Setup of job 2053:
## auv_top
module auv_top #(
    parameter integer ADDR_WIDTH = 24,
    parameter integer ROM_SIZE = 16384,
    parameter [ADDR_WIDTH-1:0] RST_VECTOR = 'h0,
    localparam integer RomSizeWords = ROM_SIZE / 4,
    localparam integer RomWidth = $clog2(RomSizeWords)
) (
    input   logic                       clk, rst_n,
    output  logic   [RomWidth-1:0]      imem_adr,
    input   logic   [31:0]              imem_dat,
    output  logic   [ADDR_WIDTH-1:0]    wb_adr_o,
    input   logic   [15:0]              wb_dat_i,
    output  logic   [15:0]              wb_dat_o,
    output  logic   [ 1:0]              wb_sel_o,
    output  logic                       wb_we_o, wb_stb_o, wb_cyc_o,
    input   logic                       wb_ack_i, wb_stall_i
);
==> flow/config.mk <==
export PLATFORM = sky130hd
export DESIGN_NAME = auv_top
export DESIGN_NICKNAME = auv_top
export VERILOG_FILES = /design/flow/design.v
export SDC_FILE = /design/flow/constraint.sdc
export NUM_CORES = 4
export LEC_CHECK = 0
export CAP_MARGIN = 25
export CELL_PAD_IN_SITES_DETAIL_PLACEMENT = 0
export CELL_PAD_IN_SITES_GLOBAL_PLACEMENT = 0
export CORE_ASPECT_RATIO = 0.74
export CORE_MARGIN = 4
export CORE_UTILIZATION = 40
export CTS_CLUSTER_DIAMETER = 371
export CTS_CLUSTER_SIZE = 42
export GPL_ROUTABILITY_DRIVEN = 0
export GPL_TIMING_DRIVEN = 0
export HOLD_SLACK_MARGIN = 0.13
export MIN_ROUTING_LAYER = met2
export PLACE_DENSITY_LB_ADDON = 0.0
export SLEW_MARGIN = 20
export TNS_END_PERCENT = 10
==> flow/constraint.sdc <==
create_clock -name core_clock -period 8.48 [get_ports {clk}]
set_input_delay 1.6960 -clock core_clock [delete_from_list [all_inputs] [get_ports {clk}]]
set_output_delay 1.6960 -clock core_clock [all_outputs]
set_load 0.01 [all_outputs]
run.sh (not shown) runs the stock make flow with config.mk's settings and CLKGATE_MAP_FILE=.
Job 2053 is listed as incomplete: the tool reported an error in global routing (5_1_grt) and the run ended there.
Here is what was changed in the inputs of job 9929 compared with job 2053.
- removing CELL_PAD_IN_SITES_DETAIL_PLACEMENT (formerly 0)
- removing CELL_PAD_IN_SITES_GLOBAL_PLACEMENT (formerly 0)
- changing CORE_UTILIZATION from 40 to 52
- removing TNS_END_PERCENT (formerly 10)
- changing CAP_MARGIN from 25 to 20
- removing GPL_TIMING_DRIVEN (formerly 0)
- removing CTS_CLUSTER_DIAMETER (formerly 371)
- removing MIN_ROUTING_LAYER (formerly met2)
- removing CTS_CLUSTER_SIZE (formerly 42)
- removing CORE_ASPECT_RATIO (formerly 0.74)
- removing HOLD_SLACK_MARGIN (formerly 0.13)
- changing CORE_MARGIN from 4 to 2
- removing PLACE_DENSITY_LB_ADDON (formerly 0.0)
- removing GPL_ROUTABILITY_DRIVEN (formerly 0)
- changing the clock period (ns, I/O delays scaled along) from 8.48 to 6.5
==> results <==
Job 9929 ended up with a lower core box area than job 2053 did. In job 9929 the implementation ran to completion but is not tape-out ready, as the final checks report setup timing. Diff job 2053..job 9929 | cell area after synthesis | unchanged. Die size ended up 31000 µm² lower on job 9929 than on job 2053. In job 9929 relative to job 2053, number of input and output port buffers inserted had gone up by a few percent.


Setup of run A:
auv_top again, from the RTL that the note above started with.
clock: 8.26 ns
lec_check: 0
cap_margin: 30
core_margin: 2
core_utilization: 66
gpl_timing_driven: 0
hold_slack_margin: 0.04
max_routing_layer: met4
place_density_lb_addon: 0.06
slew_margin: 25
tns_end_percent: 60
Flow for run A halted at global routing (5_1_grt), error code GRT-0116.
Here is what was changed in the inputs of run B compared with run A.
- CAP_MARGIN: 30 -> 20
- CORE_UTILIZATION: 66 -> 40
- TNS_END_PERCENT: 60 -> unset
- PLACE_DENSITY_LB_ADDON: 0.06 -> unset
- MAX_ROUTING_LAYER: met4 -> unset
- GPL_TIMING_DRIVEN: 0 -> unset
- HOLD_SLACK_MARGIN: 0.04 -> unset
- SLEW_MARGIN: 25 -> 20
- the clock period (ns, I/O delays scaled along): 8.26 -> 12.0
==> comparison <==
Run B finished every step from synthesis to the final layout, and the layout passed the timing, DRC and antenna checks. Run B against run A: total instance count after detailed placement went up 376, core outline area +about 65%, total setup buffers inserted after CTS fell 21. Run B against run A: final weighted congestion in routability-driven placement lost 0.21; HPWL after detailed placement grew by 2.9%; number of buffers created by CTS shrank by about 4%; count of instances resized after the clock tree is built -102. On die size, run B does worse than run A.
--- input diff run B..run C ---
- swapping 40 for 54 in CORE_UTILIZATION
- swapping 12.0 for 11.6 in the clock period (ns, I/O delays scaled along)
Results
Length in cells of the worst reg-to-reg path delta for run C relative to run B: 1 higher. Core utilization: run C higher than run B. ~same routability-driven placement congestion ratio in run B and run C. Clock group share of total power ends up higher on run C. Re combinational group share of total power: run B and run C aren't equal, and the lower value belongs to run C. Sort run B and run C by routed length per placed instance desc -> top: run B. Fraction of standard cell area that is sequential: run C > run B. Diff run B -> run C | maximum number of pins on one net before global-route repair | down by more than 10%. | aggregate routed wire length | run C vs run B | better |. Cmp run B and run C / summed area of non-filler cells in the final layout / lower: run C.
Modified inputs, run D compared to run C
- CAP_MARGIN changed from 20 to 0
- SETUP_SLACK_MARGIN newly set to -0.67
- CTS_CLUSTER_DIAMETER newly set to 100
- CORE_UTILIZATION changed from 54 to 72
- CTS_CLUSTER_SIZE newly set to 75
- MAX_ROUTING_LAYER newly set to met4
- the clock period (ns, I/O delays scaled along) changed from 11.6 to 6.85
==> results <==
- Looking at estimated wirelength of the detail-placed design, run D sits 20 mm lower than run C does.
- | area of the core | higher: run C |
- Diff run C..run D | gate count of the mapped netlist | unchanged
- As of run D, number of core rows had fallen by more than 10% compared to run C.
- Total die size in run D vs run C: down about 25%
- In the tables for run D and run C, number of gates resized after CTS reads lower with run C.
- global routing (5_1_grt): run D exited with error
- Per the comparison of run D with run C, placer's final routability congestion estimate went up about 26%, horizontal die size went down about 13%.
Edits applied to the flow inputs when going from run D to run E:
- clearing SETUP_SLACK_MARGIN, which used to be -0.67
- clearing CTS_CLUSTER_DIAMETER, which used to be 100
- swapping 72 for 68 in CORE_UTILIZATION
- swapping 0 for 20 in CAP_MARGIN
- clearing CTS_CLUSTER_SIZE, which used to be 75
- clearing MAX_ROUTING_LAYER, which used to be met4
- swapping 6.85 for 10.1 in the clock period (ns, I/O delays scaled along)
[summary]
Across run D and run E, no clean finish was achieved.
Run E | ERROR | global routing (5_1_grt)
The post-place setup slack number comes out higher for run E vs run D.
Per the comparison of run E with run D, number of H-tree levels has increased; share of async-settable or async-resettable flops after synthesis has remained practically unchanged; number of placement rows has increased; height of the die has increased; mux cell area share after synthesis has remained practically unchanged.
Diff run D..run E | synthesized instance count | unchanged
Compared with run D, in run E die size picked up an extra about 6%; count of buffers inserted at the top-level ports has remained practically unchanged.
Power and IR drop assume default switching activity.
